## design/flow/run.sh

```bash
#!/bin/bash
# the make line also repeats each setting of config.mk as NAME=value (left out here)
make -C /OpenROAD-flow-scripts/flow DESIGN_CONFIG=/design/flow/config.mk WORK_HOME=/design/flow/orfs CLKGATE_MAP_FILE= finish
```

## design/flow/constraint.sdc

```tcl
create_clock -name core_clock -period 43.4 [get_ports {clk}]
set_input_delay 8.6800 -clock core_clock [delete_from_list [all_inputs] [get_ports {clk}]]
set_output_delay 8.6800 -clock core_clock [all_outputs]
set_load 0.01 [all_outputs]
```

## design/flow/design.v

```verilog
module ALU(
	input 			[15:0]	a,
	input 			[15:0]	b,
	input 			[3:0] 	opcode,
	output	reg 	[15:0]	out
);
always @(a, b, opcode) begin
	case (opcode)
		4'b0000: out <= b;			 
		4'b0001: out <= a + b;
		4'b0010: out <= a * b;
		4'b0011: out <= (b == 16'd0) ? 16'hFFFF : a / b;	 
		4'b0100: out <= a > b;
		4'b0101: out <= a == b;
		4'b0110: out <= a >> b;
		4'b0111: out <= a << b;
		4'b1000: out <= a - b;
		4'b1001: out <= a >>> b;	 
		4'b1010: out <= ~a;
		4'b1011: out <= a < b;		
		4'b1100: out <= a & b;		 
		4'b1101: out <= a | b;		 
		4'b1110: out <= a ^ b;		 
		4'b1111: out <= 16'd0;		 
		default: out <= 16'd0;
	endcase
end
endmodule 
module Mux_2(
	input 	 		select,
	input [15:0] 	a,
	input [15:0] 	b,
	output [15:0] 	out
);
assign out = select? b : a;
endmodule 
module Sign_ext_8(
	input 	[7:0] 	a,
	output 	[15:0] 	out
);
assign out = {{8{a[7]}}, a};
endmodule 
module Reg(
	input 						enable,
	input 						clk,
	input 						rst,
	input 			[15:0] 	D,
	output 	reg	[15:0] 	Q
);
always @(posedge clk) begin
	if (rst) Q <= 16'd0;
	else case (enable)
		1'b1:		Q <= D;
		1'b0:		Q <= Q;
		default: Q <= Q;
	endcase
end
endmodule 
module Register_file(
	input							clk,
	input							rst,
	input 						read_enable,
	input							write_enable,
	input 			[3:0]		reg1,
	input				[3:0]		reg2,
	input				[15:0] 	in_data,
	output	reg	[15:0]	out_data1,
	output	reg	[15:0]	out_data2
);
	reg [15:0]	enable;
	wire [15:0] r_out [0:15];
	Reg r0 (.enable(enable[0]), .clk(clk), .rst(rst), .D(in_data), .Q(r_out[0]));
	Reg r1 (.enable(enable[1]), .clk(clk), .rst(rst), .D(in_data), .Q(r_out[1]));
	Reg r2 (.enable(enable[2]), .clk(clk), .rst(rst), .D(in_data), .Q(r_out[2]));
	Reg r3 (.enable(enable[3]), .clk(clk), .rst(rst), .D(in_data), .Q(r_out[3]));
	Reg r4 (.enable(enable[4]), .clk(clk), .rst(rst), .D(in_data), .Q(r_out[4]));
	Reg r5 (.enable(enable[5]), .clk(clk), .rst(rst), .D(in_data), .Q(r_out[5]));
	Reg r6 (.enable(enable[6]), .clk(clk), .rst(rst), .D(in_data), .Q(r_out[6]));
	Reg r7 (.enable(enable[7]), .clk(clk), .rst(rst), .D(in_data), .Q(r_out[7]));
	Reg r8 (.enable(enable[8]), .clk(clk), .rst(rst), .D(in_data), .Q(r_out[8]));
	Reg r9 (.enable(enable[9]), .clk(clk), .rst(rst), .D(in_data), .Q(r_out[9]));
	Reg r10 (.enable(enable[10]), .clk(clk), .rst(rst), .D(in_data), .Q(r_out[10]));
	Reg r11 (.enable(enable[11]), .clk(clk), .rst(rst), .D(in_data), .Q(r_out[11]));
	Reg r12 (.enable(enable[12]), .clk(clk), .rst(rst), .D(in_data), .Q(r_out[12]));
	Reg r13 (.enable(enable[13]), .clk(clk), .rst(rst), .D(in_data), .Q(r_out[13]));
	Reg r14 (.enable(enable[14]), .clk(clk), .rst(rst), .D(in_data), .Q(r_out[14]));
	Reg r15 (.enable(enable[15]), .clk(clk), .rst(rst), .D(in_data), .Q(r_out[15]));
always @(*) begin
	case (read_enable)
		1'b1:	begin
			out_data1 = r_out[reg1];
			out_data2 = r_out[reg2];
		end
		default: begin
			out_data1 = 16'd0;
			out_data2 = 16'd0;
		end
	endcase
	case (write_enable)
		1'b1: enable = 16'd1 << reg1;
		default: enable = 16'd0;
	endcase
end
endmodule
module PC_counter(
	input 						replace,		 
	input 						increment,	 
	input 						add,			 
	input 						clk,
	input 						rst,
	input 			[15:0] 	D,
	output 	reg	[15:0] 	Q
);
always @(posedge clk) begin
	if (rst) begin
		Q <= 16'd0;
	end else if (replace) begin
		Q <= D;
	end else if (increment) begin
		Q <= Q + 1'b1;
	end else if (add) begin
		Q <= Q + D;
	end
end
endmodule 
module tick_FSM(
	input					clk,
	input					rst,
	output reg	[4:0]	tick
);
always @(posedge clk) begin
	if (rst) tick <= 5'b10000;
	else case (tick)
		5'b10000: 	tick <= 5'b01000;		 
		5'b01000: 	tick <= 5'b00100;		 
		5'b00100: 	tick <= 5'b00010;		 
		5'b00010: 	tick <= 5'b00001;		 
		5'b00001: 	tick <= 5'b10000;		 
		default: 	tick <= 5'b10000;
	endcase
end
endmodule 
module Control_unit(
	input 						clk,
	input 						rst,
	input							enable,
	input 			[15:0] 	instruction,
	input				[4:0]		tick,
	input 			[15:0]	alu_out,
	output			[3:0]		Reg_a,
	output			[3:0] 	Reg_b,
	output 			[7:0] 	Sign_ext_in,
	output	reg				Reg_r_enable,
	output	reg				Reg_w_enable,
	output 	reg				ALU_mux,				 
	output	reg				Sign_mux,			 
	output 	reg				write_data_mux,
	output 	reg				disp_enable,
	output 	reg	[2:0] 	PC_enables,
	output	reg	[3:0] 	ALU_op
);
assign Reg_a = instruction[11:8];
assign Reg_b = instruction[7:4];
assign Sign_ext_in = instruction[7:0];
reg				Reg_r_enable_q, Reg_w_enable_q, ALU_mux_q, Sign_mux_q, write_data_mux_q, disp_enable_q;
reg		[2:0]	PC_enables_q;
reg		[3:0]	ALU_op_q;
always @(posedge clk) begin
	if (rst) begin
		Reg_r_enable_q <= 1'b0;
		Reg_w_enable_q <= 1'b0;
		ALU_mux_q <= 1'b0;
		Sign_mux_q <= 1'b0;
		write_data_mux_q <= 1'b0;
		disp_enable_q <= 1'b0;
		PC_enables_q <= 3'b0;
		ALU_op_q <= 4'b0;
	end else begin
		Reg_r_enable_q <= Reg_r_enable;
		Reg_w_enable_q <= Reg_w_enable;
		ALU_mux_q <= ALU_mux;
		Sign_mux_q <= Sign_mux;
		write_data_mux_q <= write_data_mux;
		disp_enable_q <= disp_enable;
		PC_enables_q <= PC_enables;
		ALU_op_q <= ALU_op;
	end
end
always @(*) begin
	Reg_r_enable = Reg_r_enable_q;
	Reg_w_enable = Reg_w_enable_q;
	ALU_mux = ALU_mux_q;
	Sign_mux = Sign_mux_q;
	write_data_mux = write_data_mux_q;
	disp_enable = disp_enable_q;
	PC_enables = PC_enables_q;
	ALU_op = ALU_op_q;
	case (enable)
		1'b1: begin
			case (tick)
				5'b10000: begin
					Reg_w_enable = 1'b0;
					disp_enable = 1'b0;
					case (instruction[15:12])
						4'b0000: begin
						end
						4'b1111: begin
						end
						default: begin
						end
					endcase
				end
				5'b01000: begin
					Sign_mux = 1'b1;
					case (instruction[15:12])
						4'b0000: begin
							Reg_r_enable = 1'b1;
						end
						4'b1111: begin
						end
						default: begin
							Reg_r_enable = 1'b1;
						end
					endcase
				end
				5'b00100: begin
					Reg_r_enable = 1'b0;
					case (instruction[15:12])
						4'b0000: begin
							ALU_mux = 1'b0;					 
							ALU_op = instruction[3:0];		 
						end
						4'b1111: begin
						end
						default: begin
							ALU_mux = 1'b1;		 
							case (instruction[15:12])
								4'b0001: ALU_op = 4'b0001;	 
								4'b0010: ALU_op = 4'b0000;	 
								4'b0011: ALU_op = 4'b1100;	 
								4'b0100: ALU_op = 4'b1101;	 
								4'b0101: ALU_op = 4'b1110;	 
								4'b0110: ALU_op = 4'b0111;	 
								4'b0111: ALU_op = 4'b0110;	 
								4'b1000: ALU_op = 4'b1001;	 
								4'b1001: ALU_op = 4'b1010;	 
								4'b1010: begin 					 
									Sign_mux = 1'b0;
									ALU_op = 4'b0101;
								end
								4'b1011: begin						 
									Sign_mux = 1'b0;
									ALU_op = 4'b0100;	
								end
								4'b1100: begin						 
									Sign_mux = 1'b0;
									ALU_op = 4'b1011;	
								end
								4'b1101: ;	 
								4'b1110: ;	 
								default: ALU_op = 4'b0000;
							endcase
						end
					endcase
				end
				5'b00010: begin
					case (instruction[15:12])
						4'b0000: begin
						end
						4'b1111: begin
						end
						default: begin
						end
					endcase
				end
				5'b00001: begin
					case (instruction[15:12])
						4'b0000: begin
							write_data_mux = 1'b0;
							Reg_w_enable = 1'b1;
							PC_enables = 3'b010;
						end
						4'b1111: begin
						end
						default: begin
							case (instruction[15:12])
								4'b1001: disp_enable = 1'b1;	 
								4'b1010: begin 					 
									PC_enables = alu_out[0]? 3'b100 : 3'b010;
								end
								4'b1011: begin						 
									PC_enables = alu_out[0]? 3'b100 : 3'b010;
								end
								4'b1100: begin						 
									PC_enables = alu_out[0]? 3'b100 : 3'b010;
								end
								4'b1101: ;	 
								4'b1110: ;	 
								default: begin
									write_data_mux = 1'b0;
									Reg_w_enable = 1'b1;
									PC_enables = 3'b010;
								end
							endcase
						end
					endcase
				end
				default: begin	 
				end
			endcase
		end
		default: begin
			Reg_r_enable = 1'b0;
			Reg_w_enable = 1'b0;
			ALU_op = 4'b0;
		end
	endcase
end
endmodule 
module RISC_16(
	output	[15:0]		t_alu_in1, 
	output	[15:0]		t_alu_in2,
	output	[15:0]		t_alu_out,
	input 				clk,
	input 				rst,			 
	input 				enable,
	input 	[15:0] 	instruction,
	output 	[4:0] 	tick_out,
	output 	[15:0] 	display
);
assign 	t_alu_in1 = alu_in1; 
assign	t_alu_in2 = alu_in2;
assign 	t_alu_out = alu_out;
wire 	[15:0] 	alu_out;
wire 	[3:0]		reg_a, reg_b;
wire 	[3:0] 	alu_op;
wire	[2:0]		pc_enables;
wire 				reg_r_enable, reg_w_enable, alu_mux, w_data_mux, sign_mux, disp_enable; 
wire 	[15:0] 	alu_in1, alu_in2, reg_in1, reg_in2, reg_out2, reg_data_in, sign_out, sign_mux_out, pc_out;
wire 	[7:0] 	sign_in;
wire	[4:0]		tick;
assign tick_out = tick;
Control_unit C0 (
	.clk(clk),
	.rst(rst),
	.enable(enable),
	.instruction(instruction),
	.tick(tick),
	.alu_out(alu_out),
	.Reg_a(reg_a),
	.Reg_b(reg_b),
	.Sign_ext_in(sign_in),
	.Reg_r_enable(reg_r_enable),
	.Reg_w_enable(reg_w_enable),
	.ALU_mux(alu_mux),
	.Sign_mux(sign_mux),
	.write_data_mux(w_data_mux),
	.disp_enable(disp_enable),
	.PC_enables(pc_enables),
	.ALU_op(alu_op)
);
Register_file R0 (
	.clk(clk),
	.rst(rst),
	.read_enable(reg_r_enable),
	.write_enable(reg_w_enable),
	.reg1(reg_a),
	.reg2(reg_b),
	.in_data(reg_data_in),
	.out_data1(alu_in1),
	.out_data2(reg_out2)
);
PC_counter PC(
	.replace(pc_enables[0]),
	.increment(pc_enables[1]),
	.add(pc_enables[2]),
	.clk(clk),
	.rst(rst),
	.D(sign_out),
	.Q(pc_out)
);
ALU Alu (
	.a(alu_in1),
	.b(alu_in2),
	.opcode(alu_op),
	.out(alu_out)
);
tick_FSM Tick (
	.clk(clk),
	.rst(rst),
	.tick(tick)
);
Mux_2 ALU_mux (
	.select(alu_mux),
	.a(reg_out2),
	.b(sign_mux_out),
	.out(alu_in2)
);
Mux_2 Write_data_mux (
	.select(w_data_mux),
	.a(alu_out),
	.b(alu_out),		 
	.out(reg_data_in)
);
Mux_2 Sign_ext_mux(
	.select(sign_mux),
	.a(16'd0),
	.b(sign_out),		
	.out(sign_mux_out)
);
Sign_ext_8 sign_x (
	.a(sign_in),
	.out(sign_out)
);
Reg disp_register(
	.enable(disp_enable),
	.clk(clk),
	.rst(rst),
	.D(~alu_out),
	.Q(display)			 
);
endmodule 
```

## design/flow/config.mk

```make
export PLATFORM = sky130hd
export DESIGN_NAME = RISC_16
export DESIGN_NICKNAME = RISC_16
export VERILOG_FILES = /design/flow/design.v
export SDC_FILE = /design/flow/constraint.sdc
export NUM_CORES = 4
export LEC_CHECK = 0
export ABC_AREA = 1
export CAP_MARGIN = 30
export CORE_ASPECT_RATIO = 0.85
export CORE_MARGIN = 2
export CORE_UTILIZATION = 70
export CTS_CLUSTER_DIAMETER = 304
export CTS_CLUSTER_SIZE = 61
export MAX_ROUTING_LAYER = met4
export MIN_ROUTING_LAYER = met1
export SETUP_SLACK_MARGIN = -2.0
export SLEW_MARGIN = 20
```

==> results.toml, run 1 <==
# generated from flow reports
[synthesis]
ys_sh_simple = 0.273
synth_area_um2 = 27700
synthMuxAreaShare = 0.000361
xor_share = 0.0325
ys_chip_area_um2 = 27700
ys_top_cells_by_count = "nand2_1, inv_1, o21ai_0"
ys_ff = 286
synth_cell_type_count = 68
async_flop_share = 0
synthTopCellsByArea = "dfxtp_1, nand2_1, ha_1"
syn_avg_cell_area_um2 = 6.61
yosysCellCount = 4198
edf_count = 0
top_cell = "nand2_1"
yosysWarnings = 6
adder_share = 0.166
synth_top_area_share = 0.206
ys_top_logic_family = "simple AND/OR/NAND/NOR gates"
ff_type = "dfxtp_1"
synth_seq_share = 0.206
syn_inst = 4198
aoi_share = 0.226
synth_nets = 4536
top_area_cell = "dfxtp_1"

[run_status]
failing_step = "5_1_grt"
outcome = "stopped before the end"
tool.error = "[ERROR GRT-0232] Routing congestion too high. Check the congestion heatmap in the GUI."

[cts]
cts_buffers = 8
cts-root-buf = "clkbuf_16"
clockBufferDepth = 3
clock-sinks = 286
cts_max_level = 1

[die]
die_area_um2 = 41200
ioPinCount = 88
die_y_um = 188
initCoreUtil = 0.707
die_x_um = 220
core_area_um2 = 39200
row_count = 67

[placed_design]
dp_hpwl_mm = 84.3
place_congestion = 1.20
port_buffers = 87
place_area_um2 = 32800

[global_route]
overflow = 441
grt_usage = 0.886
[through the flow]
step	instances	setup WS, ns	setup TNS, ns
2_1_floorplan	4198	-1.99	-2.87
3_3_place_gp	5158	-2.23	-3.63
3_5_place_dp	5161	-4.00	-7.53
4_1_cts	5212	-2.91	-4.83
[per-layer routing]
| metal | track usage | overflow |
|---|---|---|
| met2 | 0.961 | 190 |
| met5 | - | - |
| met4 | 0.800 | 118 |
| met3 | 0.791 | 63 |
| met1 | 0.915 | 70 |
[what timing repair did]
action / in CTS
setup endpoints to repair: 2
buffers inserted: 42
hold buffers: 0
pin swaps: 34
cloned: 1
resized: 47
endpoints found under the hold margin: 0
==> run 2: changes to the inputs <==
ABC_AREA = 0   (was 1)
CAP_MARGIN = 20   (was 30)
CORE_ASPECT_RATIO = unset   (was 0.85)
CORE_UTILIZATION = 48   (was 70)
CTS_CLUSTER_DIAMETER = 92   (was 304)
CTS_CLUSTER_SIZE = 14   (was 61)
MAX_ROUTING_LAYER = unset   (was met4)
MIN_ROUTING_LAYER = unset   (was met1)
SETUP_SLACK_MARGIN = unset   (was -2.0)
clock period = 70.0 ns   (was 43.4 ns; I/O delays follow)
==> run 2 against run 1 <==
Now clean on timing, DRC and antenna. Synthesized cell count down 6.7%. Synthesized area up 7.3%. Die area rose by 55%.
==> results.toml, run 2 <==
# synthesis and place-and-route metrics
[die]
ioPinCount = 88
die_area_um2 = 64000
core_area_um2 = 61500
initCoreUtil = 0.484
row_count = 91
die_y_um = 253
die_x_um = 253

[synthesis]
top_area_cell = "dfxtp_1"
adder_share = 0.155
synth_area_um2 = 29800
syn_avg_cell_area_um2 = 7.60
synth_nets = 4255
yosysCellCount = 3917
ys_sh_simple = 0.234
synth_top_area_share = 0.192
aoi_share = 0.264
ys_chip_area_um2 = 29800
ff_type = "dfxtp_1"
ys_top_cells_by_count = "nand2_1, nor2_1, dfxtp_1"
async_flop_share = 0
yosysWarnings = 6
synth_cell_type_count = 112
top_cell = "nand2_1"
synthTopCellsByArea = "dfxtp_1, ha_1, nand2_1"
ys_top_logic_family = "AND-OR/OR-AND gates"
edf_count = 0
synthMuxAreaShare = 0.0559
syn_inst = 3917
ys_ff = 286
xor_share = 0.0310
synth_seq_share = 0.192

[critical_path]
crit_fanout = 40
r2r_slack_ns = 31.88
cp_slowest_cell = "or4b_1"
r2r_start = "Tick.tick[1]$_SDFF_PP0_"
worstPathRequired_ns = 56.00
endpoint = "t_alu_out[0]"
rr_endpoint = "R0.r9.Q[0]$_SDFFE_PP0P_"
critPathArrivalTime_ns = 52.68
worstSetupPathType = "input port to primary output"
crit_path_start = "instruction[5]"
crit_path_start_kind = "input port"
cp.depth = 161
crit_top_cell = "o21a_1"
cp_top_family = "AND-OR/OR-AND gates"
critical_path_buf_inv_count = 11
cp-end-kind = "primary output"
max_stage_delay_ns = 0.62
rr_worst_depth = 158

[global_route]
overflow = 0
antenna_found_initial = 2
grt_pass1_wl_mm = 210
first_global_vias = 30100
grt_max_degree = 116
grt_usage = 0.448

[worst_hold_path]
hold_path_end = "R0.r11.Q[7]$_SDFFE_PP0P_"
min_path_cells = 2
holdCritPathClass = "register to register"
hold_path.startpoint = "R0.r11.Q[7]$_SDFFE_PP0P_"

[cts]
clock-sinks = 286
cts-root-buf = "clkbuf_16"
cts_buffers = 24
cts_setup_buffers = 0
insertion_delay_ns = 0.59
cts_max_level = 1
clkTransAtPathRegs_ns = 0.07
cts_tree = "done"
clockBufferDepth = 3

[timing]
rsz0062_at_grt = "no"
fmax_mhz = 15.0
period_used_share = 0.953
setup_viol = 0
slew_headroom = 0.183
fin_skew_ns = 0.0379
finalCriticalPeriod_ns = 66.68
setup_tns_ns = 0
tightest_slew_ns = 1.22
slew_violations = 0
finalHoldViolCount = 0

[placed_design]
place_congestion = 1.10
port_buffers = 87
dp_hpwl_mm = 109

[job]
cap_violations = 0
tool_warnings = 66

[layout]
fin_nets = 4235
logic_area_um2 = 22200
syn_to_final_growth_pct = 7.79
nFillCells = 6085
post-route-util = 0.522
flop_area_um2 = 5730

[routing]
route.detailed.drc = 0
drtAntennaViolNets = 0
vias = 32000
wire_per_inst_um = 31.5
drt-total-wl_mm = 148
drtPass1Iterations = 7
drtIter0Drc = 4302
viasPerCell = 6.84

[run_status]
outcome = "timing/DRC/antenna clean"
==> run 2: routing by layer <==
metal | wire, um | vias up | GRT usage
li1 | - | 14100 | -
met1 | 54400 | 15000 | 0.537
met2 | 63300 | 2209 | 0.692
met3 | 15400 | 689 | 0.0927
met4 | 14700 | 2 | 0.370
met5 | 11 | - | 0
==> run 2: area by class of cell <==
cell class | count | share of cell area
repair buffers | 207 | 0.0542
diodes | 1 | 0.0000780
flip-flops and latches | 286 | 0.178
multi-input cells | 3158 | 0.691
well taps | 790 | 0.0308
inverters | 220 | 0.0257
clock inverters | 1 | 0.000273
clock buffers | 25 | 0.0195
==> run 2: what timing repair did <==
item	4_1_cts	5_1_grt
setup endpoints to repair	0	1
hold buffers	0	0
gates resized	0	2
==> run 2: per-stage QoR <==
step	setup slack, ns	hold WS [ns]	cells	instance area (um2)
3_3_place_gp	4.25	0.461	4660	31400
4_1_cts	3.52	0.473	4686	32000
5_1_grt	0.0352	0.506	4687	32100
6_report	3.32	0.470	4688	32100
3_5_place_dp	3.68	0.463	4660	31400
2_1_floorplan	9.75	0.437	3917	29800
==> run 3: changes to the inputs <==
ABC_AREA = unset   (was 0)
CORE_UTILIZATION = 40   (was 48)
CTS_CLUSTER_DIAMETER = unset   (was 92)
CTS_CLUSTER_SIZE = unset   (was 14)
==> run 3 against run 2 <==
Cell count up 4.6%. Via count down 0.24%. Core utilization down 7.9 points. Sequential cell count unchanged. Synthesized area unchanged.
==> results.toml, run 3 <==
# synthesis and place-and-route metrics
[synthesis]
syn_avg_cell_area_um2 = 7.60
synthTopCellsByArea = "dfxtp_1, ha_1, nand2_1"
syn_inst = 3917
synthMuxAreaShare = 0.0559
xor_share = 0.0310
adder_share = 0.155
top_area_cell = "dfxtp_1"
aoi_share = 0.264
ys_top_cells_by_count = "nand2_1, nor2_1, dfxtp_1"
ys_chip_area_um2 = 29800
synth_nets = 4255
synth_seq_share = 0.192
top_cell = "nand2_1"
ys_ff = 286
synth_top_area_share = 0.192
synth_cell_type_count = 112
yosysCellCount = 3917
ys_top_logic_family = "AND-OR/OR-AND gates"
synth_area_um2 = 29800
yosysWarnings = 6
ff_type = "dfxtp_1"
edf_count = 0
ys_sh_simple = 0.234
async_flop_share = 0

[critical_path]
critical_path_buf_inv_count = 11
crit_path_start_kind = "input port"
rr_worst_depth = 156
cp-end-kind = "primary output"
critPathArrivalTime_ns = 53.00
crit_path_start = "instruction[7]"
cp_slowest_cell = "nor2_1"
worstSetupPathType = "input port to primary output"
crit_top_cell = "o21a_1"
cp_top_family = "AND-OR/OR-AND gates"
rr_endpoint = "R0.r10.Q[0]$_SDFFE_PP0P_"
max_stage_delay_ns = 0.90
worstPathRequired_ns = 56.00
endpoint = "t_alu_out[0]"
r2r_start = "Tick.tick[1]$_SDFF_PP0_"
r2r_slack_ns = 32.10
cp.depth = 157
crit_fanout = 40

[global_route]
antenna_found_initial = 6
grt_pass1_wl_mm = 209
first_global_vias = 30100
grt_max_degree = 111
overflow = 0
grt_usage = 0.364

[worst_hold_path]
hold_path.startpoint = "R0.r8.Q[6]$_SDFFE_PP0P_"
holdCritPathClass = "register to register"
min_path_cells = 2
hold_path_end = "R0.r8.Q[6]$_SDFFE_PP0P_"

[routing]
drtPass1Iterations = 6
wire_per_inst_um = 29.5
drtAntennaViolNets = 0
viasPerCell = 6.52
route.detailed.drc = 0
drt-total-wl_mm = 145
drtIter0Drc = 4495
vias = 32000

[layout]
syn_to_final_growth_pct = 10.1
fin_nets = 4247

[cts]
cts_buffers = 29
insertion_delay_ns = 0.61
cts_tree = "done"
cts-root-buf = "clkbuf_16"
clkTransAtPathRegs_ns = 0.06
clock-sinks = 286
clockBufferDepth = 3
cts_setup_buffers = 0
cts_max_level = 1

[run_status]
outcome = "timing/DRC/antenna clean"

[timing]
rsz0062_at_grt = "no"
tightest_slew_ns = 1.21
setup_tns_ns = 0
slew_headroom = 0.195
finalCriticalPeriod_ns = 67.00
slew_violations = 0
finalHoldViolCount = 0
final.setup.worst_slack_ns = 3.00
fmax_mhz = 14.9
period_used_share = 0.957
setup_viol = 0
fin_skew_ns = 0.0389

[die]
ioPinCount = 88
die_area_um2 = 76600
die_y_um = 277
die_x_um = 277
row_count = 100
core_area_um2 = 74100
initCoreUtil = 0.402

[job]
tool_warnings = 66
cap_violations = 0

[placed_design]
dp_slack_ns = 3.94
place_congestion = 1.08
port_buffers = 87
dp_hpwl_mm = 105
==> run 3: stage by stage <==
stage	hold WS, ns	instances	util	cell area (um2)
2_1_floorplan	0.437	3917	-	29800
3_3_place_gp	0.451	4842	0.427	31700
3_5_place_dp	0.461	4845	0.428	31700
4_1_cts	0.470	4898	0.442	32700
5_1_grt	0.492	4900	0.442	32800
6_report	0.474	4902	0.442	32800
==> run 3: routing by layer <==
layer / routed length [um] / vias up / part of all wire / GRT usage
li1: - / 14200 / - / -
met3: 14900 / 558 / 0.10 / 0.0743
met2: 62200 / 2116 / 0.43 / 0.565
met4: 11500 / 8 / 0.080 / 0.239
met5: 89 / - / 0.00061 / 0
met1: 56100 / 15100 / 0.39 / 0.458
==> run 3: what timing repair did <==
action / 4_1_cts / 5_1_grt
resized: 0 / 0
hold buffers: 0 / 0
setup endpoints to repair: 0 / 1
==> run 3: layout make-up <==
cell class	count	area, um2
antenna	2	5.00
timing repair buffer	214	1840
clock inverter	15	174
inverter	220	826
tap	969	1210
sequential	286	5730
multi-input combinational	3158	22200
fill	7583	41300
clock buffer	38	830
==> run 4: changes to the inputs <==
CELL_PAD_IN_SITES_DETAIL_PLACEMENT = 2   (was unset)
CORE_UTILIZATION = 31   (was 40)
CTS_CLUSTER_DIAMETER = 343   (was unset)
CTS_CLUSTER_SIZE = 32   (was unset)
GPL_ROUTABILITY_DRIVEN = 1   (was unset)
GPL_TIMING_DRIVEN = 0   (was unset)
HOLD_SLACK_MARGIN = -0.06   (was unset)
MIN_ROUTING_LAYER = met2   (was unset)
SLEW_MARGIN = 35   (was 20)
clock period = 43.8 ns   (was 70.0 ns; I/O delays follow)
==> run 4 against run 3 <==
The run now fails in 5_1_grt. Synthesized area did not move. Die area increased by 29%. Synthesized cell count stayed put.
==> results.toml, run 4 <==
# generated from flow reports
[run_status]
outcome = "stopped before the end"
failing_step = "5_1_grt"
tool.error = "[ERROR GRT-0116] Global routing finished with congestion. Check the congestion regions in the DRC Viewer."

[synthesis]
xor_share = 0.0310
async_flop_share = 0
adder_share = 0.155
synth_seq_share = 0.192
syn_inst = 3917
yosysCellCount = 3917
syn_avg_cell_area_um2 = 7.60
synth_cell_type_count = 112
ys_top_logic_family = "AND-OR/OR-AND gates"
synth_area_um2 = 29800
ys_ff = 286
ys_sh_simple = 0.234
yosysWarnings = 6
ys_chip_area_um2 = 29800
synthMuxAreaShare = 0.0559
top_area_cell = "dfxtp_1"
synth_top_area_share = 0.192
synth_nets = 4255
ff_type = "dfxtp_1"
top_cell = "nand2_1"
aoi_share = 0.264
edf_count = 0
synthTopCellsByArea = "dfxtp_1, ha_1, nand2_1"
ys_top_cells_by_count = "nand2_1, nor2_1, dfxtp_1"

[placed_design]
port_buffers = 86
place_area_um2 = 33800
dp_cells = 5304
place_congestion = 1.22
dp_hpwl_mm = 183
dp_slack_ns = -13.77

[die]
row_count = 113
die_area_um2 = 98500
initCoreUtil = 0.313
core_area_um2 = 95000
die_y_um = 314
ioPinCount = 88
die_x_um = 314

[cts]
clockBufferDepth = 3
cts-root-buf = "clkbuf_16"
clock-sinks = 286
cts_max_level = 1
cts_buffers = 12
hold_buffers = 0

[global_route]
grt_usage = 0.867
overflow = 1319
-- run 4: routing by layer --
layer | GRT usage | overflow
met5 | 0.751 | 102
met4 | 0.748 | 288
met3 | 0.905 | 429
met2 | 0.905 | 500
met1 | - | -
-- run 4: per-stage QoR --
step	hold WS [ns]	TNS, ns
after floorplan	0.437	-2.94
after global placement	0.455	-188.03
after detailed placement	0.467	-149.54
after CTS	0.487	-9.72
-- run 4: what timing repair did --
item,in CTS
pin swaps,121
cloned,3
buffers inserted,196
setup endpoints to repair,39
resized,321
==> run 5: changes to the inputs <==
CELL_PAD_IN_SITES_DETAIL_PLACEMENT = unset   (was 2)
CORE_UTILIZATION = 58   (was 31)
CTS_CLUSTER_DIAMETER = unset   (was 343)
CTS_CLUSTER_SIZE = unset   (was 32)
GPL_ROUTABILITY_DRIVEN = unset   (was 1)
GPL_TIMING_DRIVEN = unset   (was 0)
HOLD_SLACK_MARGIN = unset   (was -0.06)
MIN_ROUTING_LAYER = unset   (was met2)
SLEW_MARGIN = 20   (was 35)
clock period = 56.9 ns   (was 43.8 ns; I/O delays follow)
==> run 5 against run 4 <==
Now clean on timing, DRC and antenna. Die area down 46%. Synthesized area unchanged. Synthesized cell count is the same.
==> results.toml, run 5 <==
# synthesis and place-and-route metrics
[routing]
wire_per_inst_um = 32.6
vias = 35200
route.detailed.drc = 0
drt-total-wl_mm = 153
drtIter0Drc = 6334
drtPass1Iterations = 14
viasPerCell = 7.48
drtAntennaViolNets = 0

[job]
cap_violations = 0
tool_warnings = 69

[worst_hold_path]
hold_path.startpoint = "R0.r9.Q[9]$_SDFFE_PP0P_"
hold_path_end = "R0.r9.Q[9]$_SDFFE_PP0P_"
holdCritPathClass = "register to register"
min_path_cells = 2

[cts]
hold_buffers = 0
cts-root-buf = "clkbuf_16"
clock-sinks = 286
cts_max_level = 1
cts_tree = "done"
clockBufferDepth = 3
clkTransAtPathRegs_ns = 0.06
cts_buffers = 31
insertion_delay_ns = 0.61

[synthesis]
synth_top_area_share = 0.192
synthTopCellsByArea = "dfxtp_1, ha_1, nand2_1"
ff_type = "dfxtp_1"
yosysCellCount = 3917
synth_cell_type_count = 112
edf_count = 0
ys_ff = 286
syn_inst = 3917
synth_seq_share = 0.192
adder_share = 0.155
ys_top_logic_family = "AND-OR/OR-AND gates"
async_flop_share = 0
ys_top_cells_by_count = "nand2_1, nor2_1, dfxtp_1"
aoi_share = 0.264
synth_area_um2 = 29800
top_cell = "nand2_1"
xor_share = 0.0310
ys_sh_simple = 0.234
ys_chip_area_um2 = 29800
syn_avg_cell_area_um2 = 7.60
top_area_cell = "dfxtp_1"
yosysWarnings = 6
synth_nets = 4255
synthMuxAreaShare = 0.0559

[die]
initCoreUtil = 0.584
row_count = 83
die_x_um = 231
ioPinCount = 88
core_area_um2 = 51000
die_area_um2 = 53100
die_y_um = 231

[critical_path]
crit_path_start = "instruction[7]"
crit_path_start_kind = "input port"
crit_fanout = 50
endpoint = "t_alu_out[0]"
cp.depth = 151
max_stage_delay_ns = 0.58
worstPathRequired_ns = 45.52
rr_worst_depth = 150
r2r_slack_ns = 24.03
cp_top_family = "AND-OR/OR-AND gates"
worstSetupPathType = "input port to primary output"
cp_slowest_cell = "or4b_4"
r2r_start = "Tick.tick[1]$_SDFF_PP0_"
critPathArrivalTime_ns = 44.43
cp-end-kind = "primary output"
rr_endpoint = "R0.r7.Q[0]$_SDFFE_PP0P_"
critical_path_buf_inv_count = 12

[global_route]
antenna_found_initial = 9
grt_max_degree = 118
first_global_vias = 33200
grt_usage = 0.556
grt_pass1_wl_mm = 221
overflow = 0

[timing]
fin_skew_ns = 0.0359
finalCriticalPeriod_ns = 55.81
period_used_share = 0.981
slew_headroom = 0.136
tightest_slew_ns = 1.29
finalHoldViolCount = 0
slew_violations = 0
setup_viol = 0
fmax_mhz = 17.9

[placed_design]
dp_hpwl_mm = 111
port_buffers = 87
place_congestion = 1.18

[layout]
syn_to_final_growth_pct = 12.6
fin_nets = 4328
post-route-util = 0.657

[run_status]
outcome = "timing/DRC/antenna clean"
==> run 5: stage by stage <==
| step | area (um2) | TNS [ns] | setup WS [ns] | std cells | hold slack (ns) |
|---|---|---|---|---|---|
| final | 33500 | 0 | 1.09 | 4706 | 0.474 |
| after global routing | 33500 | -0.215 | -0.215 | 4695 | 0.500 |
| after CTS | 33000 | 0 | 0.00296 | 4674 | 0.469 |
| after detailed placement | 31700 | -1.46 | -1.46 | 4608 | 0.461 |
| after global placement | 31700 | 0 | 0.350 | 4608 | 0.453 |
| after floorplan | 29800 | 0 | 1.89 | 3917 | 0.437 |
==> run 5: layer usage <==
layer	GRT usage	routed length, um	vias to the layer above
met5	0.0386	286	-
met4	0.462	17100	12
met3	0.234	24900	1168
met2	0.778	59500	3391
met1	0.654	51700	16300
li1	-	-	14300
==> run 5: what timing repair did <==
item / 4_1_cts / 5_1_grt
endpoints found under the setup margin: 1 / 2
hold endpoints to repair: 0 / 0
setup buffers: 8 / 17
pin swaps: 3 / 12
gates cloned: 1 / 2
gates resized: 13 / 69
==> run 5: layout make-up <==
class	count	area, um2
inverter	220	830
multi-input combinational	3159	22400
clock inverter	18	285
fill	4343	17500
antenna	12	30.0
sequential	286	5730
timing repair buffer	292	2510
tap	680	851
clock buffer	39	856
==> run 6: changes to the inputs <==
ABC_AREA = 1   (was unset)
CORE_UTILIZATION = 70   (was 58)
CTS_CLUSTER_DIAMETER = 293   (was unset)
MAX_ROUTING_LAYER = met4   (was unset)
clock period = 59.2 ns   (was 56.9 ns; I/O delays follow)
==> run 6 against run 5 <==
Wire length is 28% lower. Final area down 9.5%. Non-clock buffer count down 103. First-iteration DRC count shrank 31%. Cell count grew 1.4%. Die area fell by 22%. Still clean on timing, DRC and antenna. Critical path depth is 93 higher. Register-to-register slack improved by 2.7 ns.
==> results.toml, run 6 <==
# synthesis and place-and-route metrics
[run_status]
outcome = "timing/DRC/antenna clean"

[timing]
fmax_mhz = 17.6
slew_headroom = 0.0979
tightest_slew_ns = 1.34
timing.hold.ws_ns = 0.510
period_used_share = 0.958
setup_viol = 0
finalHoldViolCount = 0
fin_skew_ns = 0.0168
finalCriticalPeriod_ns = 56.73
slew_violations = 0

[synthesis]
top_cell = "nand2_1"
synth_cell_type_count = 68
synth_area_um2 = 27700
synth_top_area_share = 0.206
synth_nets = 4536
yosysWarnings = 6
yosysCellCount = 4198
synthTopCellsByArea = "dfxtp_1, nand2_1, ha_1"
ys_ff = 286
ff_type = "dfxtp_1"
synth_seq_share = 0.206
edf_count = 0
ys_sh_simple = 0.273
synthMuxAreaShare = 0.000361
syn_inst = 4198
syn_avg_cell_area_um2 = 6.61
adder_share = 0.166
aoi_share = 0.226
xor_share = 0.0325
ys_top_logic_family = "simple AND/OR/NAND/NOR gates"
top_area_cell = "dfxtp_1"
ys_chip_area_um2 = 27700
ys_top_cells_by_count = "nand2_1, inv_1, o21ai_0"
async_flop_share = 0

[global_route]
grt_pass1_wl_mm = 167
grt_use_met3 = 0.151
use_met1 = 0.598
top_usage_layer = "met2"
grt_usage = 0.540
met2_usage = 0.795
antenna_found_initial = 5
overflow = 0
first_global_vias = 30000
grt_max_degree = 172

[critical_path]
worstSetupPathType = "input port to primary output"
crit_path_start = "instruction[7]"
rr_worst_depth = 245
rr_endpoint = "disp_register.Q[0]$_SDFFE_PP0P_"
r2r_slack_ns = 26.72
worstPathRequired_ns = 47.36
critPathArrivalTime_ns = 44.89
cp_slowest_cell = "nor2_2"
max_stage_delay_ns = 0.62
cp-end-kind = "primary output"
endpoint = "t_alu_out[0]"
crit_fanout = 18
cp_top_family = "AND-OR/OR-AND gates"
r2r_start = "Tick.tick[1]$_SDFF_PP0_"
cp.depth = 244
critical_path_buf_inv_count = 29
crit_path_start_kind = "input port"
crit_top_cell = "nand2_1"

[cts]
cts-root-buf = "clkbuf_16"
clkTransAtPathRegs_ns = 0.06
clockBufferDepth = 3
cts_buffers = 26
cts_tree = "done"
hold_buffers = 0
clock-sinks = 286
cts_max_level = 1
insertion_delay_ns = 0.56

[routing]
drt-total-wl_mm = 111
vias = 31400
wire_per_inst_um = 23.2
drtAntennaViolNets = 0
route.detailed.drc = 0
viasPerCell = 6.59
drtPass1Iterations = 9
drtIter0Drc = 4371

[die]
core_area_um2 = 38900
row_count = 72
die_y_um = 203
die_area_um2 = 41200
initCoreUtil = 0.713
ioPinCount = 88
die_x_um = 203

[worst_hold_path]
hold_path.startpoint = "disp_register.Q[4]$_SDFFE_PP0P_"
min_path_cells = 2
holdCritPathClass = "register to register"
hold_path_end = "disp_register.Q[4]$_SDFFE_PP0P_"

[layout]
flop_area_um2 = 5730
logic_area_um2 = 19700
fin_nets = 4564
stdcell_area_um2 = 30300
syn_to_final_growth_pct = 9.44
nFillCells = 2941

[placed_design]
place_congestion = 1.12
port_buffers = 87
place_area_um2 = 29100
dp_hpwl_mm = 77.7

[job]
cap_violations = 0
tool_warnings = 71
[run 6: per-stage QoR]
step | setup slack [ns] | std cells | setup TNS, ns | utilization
after global placement | 1.41 | 4689 | 0 | 0.747
final | 2.47 | 4770 | 0 | 0.780
after global routing | -0.342 | 4768 | -0.342 | 0.780
after detailed placement | -0.181 | 4689 | -0.181 | 0.747
after floorplan | 5.36 | 4198 | 0 | -
after CTS | 0.0551 | 4736 | 0 | 0.769
[run 6: timing repair]
item	4_1_cts	5_1_grt
setup buffers	0	23
endpoints found under the setup margin	1	2
cloned	0	3
resized	2	63
pin swaps	0	7
[run 6: metal layers]
metal | part of all wire | routed length (um)
met1 | 0.34 | 37200
met2 | 0.41 | 45300
met3 | 0.14 | 15500
met4 | 0.12 | 12800
met5 | 0 | 0
[run 6: layout make-up]
class                           instances  share of cell area
Clock buffer                           32              0.0229
Inverter                              467              0.0586
Timing Repair inverter                  1            0.000165
Timing Repair Buffer                  189              0.0541
Clock inverter                         15             0.00519
Tap cell                              518              0.0214
Antenna cell                            7            0.000577
Sequential cell                       286               0.189
Multi-Input combinational cell       3255               0.648
==> run 7: changes to the inputs <==
CAP_MARGIN = 5   (was 20)
CORE_ASPECT_RATIO = 0.85   (was unset)
CORE_UTILIZATION = 72   (was 70)
CTS_CLUSTER_DIAMETER = 304   (was 293)
CTS_CLUSTER_SIZE = 61   (was unset)
MIN_ROUTING_LAYER = met1   (was unset)
SETUP_SLACK_MARGIN = -2.0   (was unset)
SLEW_MARGIN = 30   (was 20)
clock period = 42.0 ns   (was 59.2 ns; I/O delays follow)
==> run 7 against run 6 <==
Die area fell by 2.7%. Synthesized cell count unchanged. Synthesized area stayed put. The run now fails in 5_1_grt.
==> results.toml, run 7 <==
# generated from flow reports
[run_status]
tool.error = "[ERROR GRT-0232] Routing congestion too high. Check the congestion heatmap in the GUI."
failing_step = "5_1_grt"
outcome = "stopped before the end"

[synthesis]
yosysCellCount = 4198
synth_top_area_share = 0.206
top_area_cell = "dfxtp_1"
async_flop_share = 0
yosysWarnings = 6
ff_type = "dfxtp_1"
ys_top_logic_family = "simple AND/OR/NAND/NOR gates"
syn_avg_cell_area_um2 = 6.61
synthMuxAreaShare = 0.000361
synthTopCellsByArea = "dfxtp_1, nand2_1, ha_1"
synth_nets = 4536
synth_seq_share = 0.206
synth_area_um2 = 27700
synth_cell_type_count = 68
ys_top_cells_by_count = "nand2_1, inv_1, o21ai_0"
ys_sh_simple = 0.273
xor_share = 0.0325
aoi_share = 0.226
top_cell = "nand2_1"
adder_share = 0.166
edf_count = 0
syn_inst = 4198
ys_chip_area_um2 = 27700
ys_ff = 286

[die]
die_y_um = 185
core_area_um2 = 38200
row_count = 66
die_x_um = 217
initCoreUtil = 0.727
die_area_um2 = 40100
ioPinCount = 88

[placed_design]
port_buffers = 87
dp_slack_ns = -4.83
place_congestion = 1.29
dp_hpwl_mm = 82.7

[cts]
cts-root-buf = "clkbuf_16"
cts_max_level = 1
clock-sinks = 286
clockBufferDepth = 3
hold_buffers = 0
cts_buffers = 8

[global_route]
grt_usage = 0.803
overflow = 96
[run 7: metal layers]
layer  global-route usage  overflow
met1                0.829         5
met2                0.946        54
met4                0.711        34
met5                    -         -
met3                0.635         3
[run 7: what timing repair did]
item                                    CTS
endpoints found under the setup margin    2
setup buffers                           183
pin swaps                               103
gates cloned                              1
resized                                 131
[run 7: through the flow]
stage          utilization  area (um2)  std cells
2_1_floorplan            -       28000       4198
3_3_place_gp         0.858       32700       5145
3_5_place_dp         0.858       32800       5145
4_1_cts              0.908       34600       5331
==> run 8: changes to the inputs <==
CAP_MARGIN = 0   (was 5)
CELL_PAD_IN_SITES_DETAIL_PLACEMENT = 1   (was unset)
CORE_ASPECT_RATIO = 1.6   (was 0.85)
CORE_UTILIZATION = 61   (was 72)
CTS_CLUSTER_DIAMETER = unset   (was 304)
CTS_CLUSTER_SIZE = unset   (was 61)
GPL_ROUTABILITY_DRIVEN = 0   (was unset)
GPL_TIMING_DRIVEN = 1   (was unset)
MAX_ROUTING_LAYER = unset   (was met4)
MIN_ROUTING_LAYER = met2   (was met1)
SETUP_SLACK_MARGIN = 5.0   (was -2.0)
SLEW_MARGIN = 40   (was 30)
clock period = 87.5 ns   (was 42.0 ns; I/O delays follow)
==> run 8 against run 7 <==
The run fails in 3_5_place_dp. Synthesized area unchanged. Synthesized cell count unchanged. Die area increased by 18%.
==> results.toml, run 8 <==
# generated from flow reports
[synthesis]
edf_count = 0
adder_share = 0.166
ys_sh_simple = 0.273
top_cell = "nand2_1"
xor_share = 0.0325
async_flop_share = 0
synth_top_area_share = 0.206
syn_inst = 4198
yosysWarnings = 6
synthMuxAreaShare = 0.000361
aoi_share = 0.226
ff_type = "dfxtp_1"
ys_top_logic_family = "simple AND/OR/NAND/NOR gates"
yosysCellCount = 4198
synthTopCellsByArea = "dfxtp_1, nand2_1, ha_1"
ys_ff = 286
top_area_cell = "dfxtp_1"
syn_avg_cell_area_um2 = 6.61
ys_top_cells_by_count = "nand2_1, inv_1, o21ai_0"
ys_chip_area_um2 = 27700
synth_seq_share = 0.206
synth_cell_type_count = 68
synth_nets = 4536
synth_area_um2 = 27700

[die]
row_count = 98
ioPinCount = 88
core_area_um2 = 44800
initCoreUtil = 0.620
die_x_um = 173
die_area_um2 = 47200
die_y_um = 274

[run_status]
outcome = "stopped before the end"
tool.error = "[ERROR DPL-0033] detailed placement checks failed during check placement."
failing_step = "3_5_place_dp"

[placed_design]
port_buffers = 87
-- run 8: per-stage QoR --
stage / instance area [um2] / hold slack, ns
floorplan: 27700 / 0.501
global placement: 29200 / 0.483
==> run 9: changes to the inputs <==
ABC_AREA = unset   (was 1)
CELL_PAD_IN_SITES_DETAIL_PLACEMENT = 0   (was 1)
GPL_TIMING_DRIVEN = 0   (was 1)
clock period = 70.0 ns   (was 87.5 ns; I/O delays follow)
==> run 9 against run 8 <==
The flow stops in 5_1_grt. Synthesized area is 7.3% higher. Synthesized cell count shrank 6.7%. Die area grew 7.2%.
==> results.toml, run 9 <==
# generated from flow reports
[cts]
cts-root-buf = "clkbuf_16"
cts_max_level = 1
cts_buffers = 24
clockBufferDepth = 3
clock-sinks = 286
hold_buffers = 0

[synthesis]
synth_nets = 4255
synth_top_area_share = 0.192
synth_seq_share = 0.192
top_cell = "nand2_1"
synthTopCellsByArea = "dfxtp_1, ha_1, nand2_1"
yosysWarnings = 6
ys_ff = 286
synth_area_um2 = 29800
syn_inst = 3917
async_flop_share = 0
syn_avg_cell_area_um2 = 7.60
synthMuxAreaShare = 0.0559
top_area_cell = "dfxtp_1"
xor_share = 0.0310
ff_type = "dfxtp_1"
yosysCellCount = 3917
ys_chip_area_um2 = 29800
synth_cell_type_count = 112
edf_count = 0
ys_sh_simple = 0.234
ys_top_cells_by_count = "nand2_1, nor2_1, dfxtp_1"
ys_top_logic_family = "AND-OR/OR-AND gates"
aoi_share = 0.264
adder_share = 0.155

[die]
row_count = 102
core_area_um2 = 48200
ioPinCount = 88
die_y_um = 283
die_area_um2 = 50600
initCoreUtil = 0.617
die_x_um = 179

[placed_design]
dp_hpwl_mm = 117
port_buffers = 86
dp_slack_ns = 0.401

[global_route]
overflow = 2076
grt_usage = 0.991

[run_status]
outcome = "stopped before the end"
tool.error = "[ERROR GRT-0116] Global routing finished with congestion. Check the congestion regions in the DRC Viewer."
failing_step = "5_1_grt"
## run 9: metal layers
metal / GRT usage / overflow
met3: 1.04 / 743
met4: 0.917 / 423
met5: 0.901 / 105
met2: 1.00 / 805
met1: - / -
## run 9: metrics by stage
stage,cells,instance area [um2]
floorplan,3917,29800
global placement,4627,31400
detailed placement,4638,31800
CTS,4685,32900
## run 9: repair_timing
action / 4_1_cts
endpoints found under the setup margin: 2
hold endpoints to repair: 0
resized: 56
pin swaps: 4
buffers inserted: 4
==> run 10: changes to the inputs <==
ABC_AREA = 0   (was unset)
CAP_MARGIN = 10   (was 0)
CELL_PAD_IN_SITES_DETAIL_PLACEMENT = unset   (was 0)
CELL_PAD_IN_SITES_GLOBAL_PLACEMENT = 2   (was unset)
CORE_ASPECT_RATIO = 0.74   (was 1.6)
CORE_UTILIZATION = 57   (was 61)
CTS_CLUSTER_SIZE = 99   (was unset)
GPL_ROUTABILITY_DRIVEN = unset   (was 0)
GPL_TIMING_DRIVEN = unset   (was 0)
MIN_ROUTING_LAYER = unset   (was met2)
PLACE_DENSITY = 0.44   (was unset)
SETUP_SLACK_MARGIN = unset   (was 5.0)
SLEW_MARGIN = 20   (was 40)
TNS_END_PERCENT = 95   (was unset)
clock period = 40.8 ns   (was 70.0 ns; I/O delays follow)
==> run 10 against run 9 <==
The run fails in 3_1_place_gp_skip_io. Die area increased by 6.8%. Synthesized cell count unchanged. Synthesized area unchanged.
==> results.toml, run 10 <==
# generated from flow reports
[synthesis]
yosysWarnings = 6
synthTopCellsByArea = "dfxtp_1, ha_1, nand2_1"
ff_type = "dfxtp_1"
syn_avg_cell_area_um2 = 7.60
ys_chip_area_um2 = 29800
synth_area_um2 = 29800
synth_top_area_share = 0.192
synthMuxAreaShare = 0.0559
synth_nets = 4255
top_cell = "nand2_1"
synth_seq_share = 0.192
xor_share = 0.0310
ys_top_cells_by_count = "nand2_1, nor2_1, dfxtp_1"
ys_sh_simple = 0.234
edf_count = 0
synth_cell_type_count = 112
yosysCellCount = 3917
adder_share = 0.155
top_area_cell = "dfxtp_1"
syn_inst = 3917
ys_ff = 286
async_flop_share = 0
aoi_share = 0.264
ys_top_logic_family = "AND-OR/OR-AND gates"

[die]
die_x_um = 270
die_y_um = 201
die_area_um2 = 54100
core_area_um2 = 51900
row_count = 72
initCoreUtil = 0.574

[run_status]
outcome = "stopped before the end"
tool.error = "[ERROR GPL-0301] Utilization 108.996 % exceeds 100%."
failing_step = "3_1_place_gp_skip_io"
==> run 11: changes to the inputs <==
ABC_AREA = unset   (was 0)
CAP_MARGIN = 20   (was 10)
CELL_PAD_IN_SITES_GLOBAL_PLACEMENT = unset   (was 2)
CORE_ASPECT_RATIO = unset   (was 0.74)
CORE_UTILIZATION = 52   (was 57)
CTS_CLUSTER_SIZE = unset   (was 99)
PLACE_DENSITY = unset   (was 0.44)
TNS_END_PERCENT = unset   (was 95)
clock period = 48.0 ns   (was 40.8 ns; I/O delays follow)
==> run 11 against run 10 <==
The layout now fails its checks (negative setup slack). Synthesized area unchanged. Die area up 9.4%. Synthesized cell count unchanged.
==> results.toml, run 11 <==
# synthesis and place-and-route metrics
[run_status]
outcome = "failed layout checks"
failed_checks = "negative setup slack"

[die]
ioPinCount = 88
initCoreUtil = 0.527
row_count = 87
die_x_um = 243
die_area_um2 = 59200
core_area_um2 = 56500
die_y_um = 243

[global_route]
use_met1 = 0.656
grt_max_degree = 139
antenna_found_initial = 13
first_global_vias = 34800
grt_pass1_wl_mm = 231
overflow = 0
met2_usage = 0.731
top_usage_layer = "met2"
grt_usage = 0.523
grt_use_met3 = 0.234

[timing]
finalHoldViolCount = 0
tightest_slew_ns = 1.38
fmax_mhz = 20.8
fin_skew_ns = 0.0285
final.setup.worst_slack_ns = -0.133
finalCriticalPeriod_ns = 48.13
slew_violations = 0
slew_headroom = 0.0750
period_used_share = 1.00
rsz0062_at_grt = "yes"
setup_viol = 1

[cts]
insertion_delay_ns = 0.63
clock-sinks = 286
cts_max_level = 1
clkTransAtPathRegs_ns = 0.07
cts-root-buf = "clkbuf_16"
cts_buffers = 29
hold_buffers = 0
clockBufferDepth = 3
cts_tree = "done"

[critical_path]
critical_path_buf_inv_count = 17
critPathArrivalTime_ns = 38.53
max_stage_delay_ns = 0.62
worstSetupPathType = "input port to primary output"
r2r_slack_ns = 18.34
r2r_start = "Tick.tick[2]$_SDFF_PP0_"
crit_fanout = 13
cp-end-kind = "primary output"
crit_path_start_kind = "input port"
crit_path_start = "instruction[5]"
cp_slowest_cell = "nor3b_1"
rr_endpoint = "R0.r15.Q[0]$_SDFFE_PP0P_"
endpoint = "t_alu_out[0]"
rr_worst_depth = 159
cp_top_family = "AND-OR/OR-AND gates"
crit_top_cell = "o21a_1"
cp.depth = 159
worstPathRequired_ns = 38.40

[placed_design]
port_buffers = 87
dp_hpwl_mm = 121
dp_cells = 5113
place_area_um2 = 35500
place_congestion = 1.16
dp_slack_ns = -1.03

[routing]
viasPerCell = 7.04
drt-total-wl_mm = 163
vias = 37100
drtAntennaViolNets = 0
wire_per_inst_um = 31.0
drtIter0Drc = 6300
drtPass1Iterations = 13
route.detailed.drc = 0

[synthesis]
adder_share = 0.155
ys_chip_area_um2 = 29800
edf_count = 0
ys_sh_simple = 0.234
synth_nets = 4255
yosysCellCount = 3917
top_cell = "nand2_1"
ys_top_cells_by_count = "nand2_1, nor2_1, dfxtp_1"
syn_inst = 3917
syn_avg_cell_area_um2 = 7.60
xor_share = 0.0310
synthMuxAreaShare = 0.0559
aoi_share = 0.264
ys_ff = 286
synth_cell_type_count = 112
async_flop_share = 0
ff_type = "dfxtp_1"
yosysWarnings = 6
top_area_cell = "dfxtp_1"
synth_seq_share = 0.192
synth_top_area_share = 0.192
ys_top_logic_family = "AND-OR/OR-AND gates"
synthTopCellsByArea = "dfxtp_1, ha_1, nand2_1"
synth_area_um2 = 29800

[job]
cap_violations = 0
tool_warnings = 69

[worst_hold_path]
hold_path.startpoint = "R0.r3.Q[2]$_SDFFE_PP0P_"
min_path_cells = 2
holdCritPathClass = "register to register"
hold_path_end = "R0.r3.Q[2]$_SDFFE_PP0P_"

[layout]
fin_cells = 5270
fin_nets = 4818
stdcell_area_um2 = 38300
post-route-util = 0.678
syn_to_final_growth_pct = 28.8
==> run 11: through the flow <==
stage | TNS (ns) | hold slack, ns
after CTS | 0 | 0.474
after floorplan | 0 | 0.437
after global placement | -0.189 | 0.451
after detailed placement | -1.03 | 0.462
final | -0.133 | 0.481
after global routing | -1.24 | 0.494
==> run 11: area by class of cell <==
class,instances,area [um2]
antenna,11,27.5
clock buffer,37,796
clock inverter,17,184
fill,4713,18200
inverter,220,831
multi-input combinational,3157,23400
sequential,286,5730
tap,756,946
timing repair buffer,786,6410
==> run 11: metal layers <==
metal | up-vias | wire length (um)
met5 | - | 69
met4 | 8 | 13200
met3 | 957 | 27700
met2 | 3343 | 63600
met1 | 17500 | 58800
li1 | 15300 | -
==> run 11: what timing repair did <==
item / 4_1_cts / 5_1_grt
endpoints found under the setup margin: 1 / 2
buffers inserted: 39 / 51
resized: 56 / 172
cloned: 0 / 2
pin swaps: 45 / 151
==> run 12: changes to the inputs <==
ABC_AREA = 1   (was unset)
CAP_MARGIN = 30   (was 20)
CORE_ASPECT_RATIO = 0.85   (was unset)
CORE_UTILIZATION = 44   (was 52)
MIN_ROUTING_LAYER = met1   (was unset)
PLACE_DENSITY = 0.75   (was unset)
SETUP_SLACK_MARGIN = -2.0   (was unset)
SLEW_MARGIN = 5   (was 20)
clock period = 93.0 ns   (was 48.0 ns; I/O delays follow)
==> run 12 against run 11 <==
Now clean on timing, DRC and antenna. Non-clock buffer count decreased by 617. Sequential cell count unchanged. Wire length decreased by 32%. Worst hold slack improved by 0.016 ns. Die area increased by 10%. Synthesized area decreased by 6.8%. Sequential share of layout area increased by 3.9 points. Critical endpoint unchanged. Setup slack improved by 19 ns. Via count decreased by 19%. Critical path type unchanged.
==> results.toml, run 12 <==
# synthesis and place-and-route metrics
[die]
die_y_um = 235
initCoreUtil = 0.446
die_x_um = 276
ioPinCount = 88
core_area_um2 = 62100
die_area_um2 = 65100
row_count = 84

[synthesis]
synth_area_um2 = 27700
ys_ff = 286
top_cell = "nand2_1"
adder_share = 0.166
yosysWarnings = 6
synthMuxAreaShare = 0.000361
async_flop_share = 0
synth_seq_share = 0.206
ys_sh_simple = 0.273
synth_top_area_share = 0.206
top_area_cell = "dfxtp_1"
syn_inst = 4198
synthTopCellsByArea = "dfxtp_1, nand2_1, ha_1"
aoi_share = 0.226
ys_top_cells_by_count = "nand2_1, inv_1, o21ai_0"
syn_avg_cell_area_um2 = 6.61
synth_nets = 4536
xor_share = 0.0325
ys_chip_area_um2 = 27700
ys_top_logic_family = "simple AND/OR/NAND/NOR gates"
yosysCellCount = 4198
synth_cell_type_count = 68
ff_type = "dfxtp_1"
edf_count = 0

[cts]
cts_max_level = 1
cts-root-buf = "clkbuf_16"
post_cts_resized = 0
cts_tree = "done"
insertion_delay_ns = 0.57
cts_setup_buffers = 0
hold_buffers = 0
clkTransAtPathRegs_ns = 0.06
clockBufferDepth = 3
cts_buffers = 26
clock-sinks = 286

[routing]
drt-total-wl_mm = 111
drtPass1Iterations = 6
viasPerCell = 5.98
route.detailed.drc = 0
wire_per_inst_um = 22.0
vias = 30200
drtAntennaViolNets = 0
drtIter0Drc = 4496

[timing]
slew_violations = 0
period_used_share = 0.798
rsz0062_at_grt = "no"
timing.hold.ws_ns = 0.497
setup_tns_ns = 0
setup_viol = 0
fin_skew_ns = 0.0136
tightest_slew_ns = 1.06
slew_headroom = 0.287
finalCriticalPeriod_ns = 74.21
finalHoldViolCount = 0
fmax_mhz = 13.5

[job]
tool_warnings = 69
cap_violations = 0

[placed_design]
place_congestion = 1.02
place_area_um2 = 29400
port_buffers = 87
dp_hpwl_mm = 78.9

[global_route]
overflow = 0
antenna_found_initial = 6
first_global_vias = 27600
grt_pass1_wl_mm = 167
grt_max_degree = 149
grt_usage = 0.328

[critical_path]
critical_path_buf_inv_count = 29
rr_worst_depth = 243
cp.depth = 242
worstSetupPathType = "input port to primary output"
cp-end-kind = "primary output"
cp_top_family = "AND-OR/OR-AND gates"
crit_path_start_kind = "input port"
crit_path_start = "instruction[5]"
cp_slowest_cell = "nor2_1"
rr_endpoint = "R0.r10.Q[0]$_SDFFE_PP0P_"
r2r_start = "Tick.tick[1]$_SDFF_PP0_"
worstPathRequired_ns = 74.40
crit_top_cell = "nand2_1"
max_stage_delay_ns = 0.74
critPathArrivalTime_ns = 55.61
r2r_slack_ns = 57.11
crit_fanout = 30
endpoint = "t_alu_out[0]"

[worst_hold_path]
holdCritPathClass = "register to register"
min_path_cells = 2
hold_path_end = "disp_register.Q[7]$_SDFFE_PP0P_"
hold_path.startpoint = "disp_register.Q[7]$_SDFFE_PP0P_"

[layout]
nFillCells = 6255
post-route-util = 0.489
fin_nets = 4541
stdcell_area_um2 = 30400
syn_to_final_growth_pct = 9.56

[run_status]
outcome = "timing/DRC/antenna clean"
run 12: routing by layer:
layer  routed length (um)  global-route usage
met1                46500               0.464
met2                43500               0.464
met3                15800              0.0948
met4                 4970               0.135
met5                   35                   0
run 12: through the flow:
step / setup slack (ns) / cells
2_1_floorplan: 25.64 / 4198
3_3_place_gp: 20.53 / 4988
3_5_place_dp: 19.36 / 4988
4_1_cts: 19.25 / 5034
5_1_grt: 14.85 / 5038
6_report: 18.79 / 5040
run 12: final cells by class:
type,instances,area (um2),area share
Timing Repair Buffer,169,1520,0.0500
Clock inverter,7,88.8,0.00292
Clock buffer,39,791,0.0260
Sequential cell,286,5730,0.188
Inverter,467,1760,0.0580
Antenna cell,2,5.00,0.000165
Tap cell,817,1020,0.0336
Multi-Input combinational cell,3253,19500,0.641
==> run 13: changes to the inputs <==
CAP_MARGIN = 20   (was 30)
CORE_ASPECT_RATIO = unset   (was 0.85)
CORE_UTILIZATION = 70   (was 44)
MIN_ROUTING_LAYER = unset   (was met1)
PLACE_DENSITY = unset   (was 0.75)
SETUP_SLACK_MARGIN = unset   (was -2.0)
SLEW_MARGIN = 20   (was 5)
clock period = 20.2 ns   (was 93.0 ns; I/O delays follow)
==> run 13 against run 12 <==
The flow now stops in 5_1_grt. Synthesized area stayed put. Synthesized cell count is the same. Die area is 37% lower.
==> results.toml, run 13 <==
# generated from flow reports
[placed_design]
port_buffers = 87
dp_hpwl_mm = 91.0
place_congestion = 1.19
place_area_um2 = 34900

[cts]
clock-sinks = 286
hold_buffers = 0
clockBufferDepth = 3
cts_buffers = 26
cts_max_level = 1
cts-root-buf = "clkbuf_16"

[die]
initCoreUtil = 0.713
die_y_um = 203
core_area_um2 = 38900
die_x_um = 203
row_count = 72
die_area_um2 = 41200
ioPinCount = 88

[global_route]
overflow = 1202
grt_usage = 0.911

[run_status]
outcome = "stopped before the end"
tool.error = "[ERROR GRT-0116] Global routing finished with congestion. Check the congestion regions in the DRC Viewer."
failing_step = "5_1_grt"

[synthesis]
top_cell = "nand2_1"
synth_cell_type_count = 68
ys_sh_simple = 0.273
synthMuxAreaShare = 0.000361
async_flop_share = 0
aoi_share = 0.226
ys_chip_area_um2 = 27700
ys_top_cells_by_count = "nand2_1, inv_1, o21ai_0"
synth_area_um2 = 27700
adder_share = 0.166
yosysWarnings = 6
ff_type = "dfxtp_1"
synth_top_area_share = 0.206
yosysCellCount = 4198
xor_share = 0.0325
syn_avg_cell_area_um2 = 6.61
synth_nets = 4536
top_area_cell = "dfxtp_1"
synthTopCellsByArea = "dfxtp_1, nand2_1, ha_1"
ys_ff = 286
edf_count = 0
synth_seq_share = 0.206
syn_inst = 4198
ys_top_logic_family = "simple AND/OR/NAND/NOR gates"
## run 13: through the flow
stage               hold WS, ns  cells  setup WS, ns  utilization
floorplan                 0.501   4198        -15.43            -
global placement          0.487   5402        -15.79        0.897
detailed placement        0.490   5402        -18.52        0.897
CTS                       0.539   5498        -17.59        0.939
## run 13: repair_timing
action,in CTS
gates resized,94
setup endpoints to repair,129
pin swaps,98
buffers inserted,50
endpoints found under the hold margin,0
cloned,1
## run 13: routing by layer
layer	GRT usage	GRT overflow
met2	1.06	724
met5	0.569	12
met1	0.869	47
met4	0.965	366
met3	0.795	53
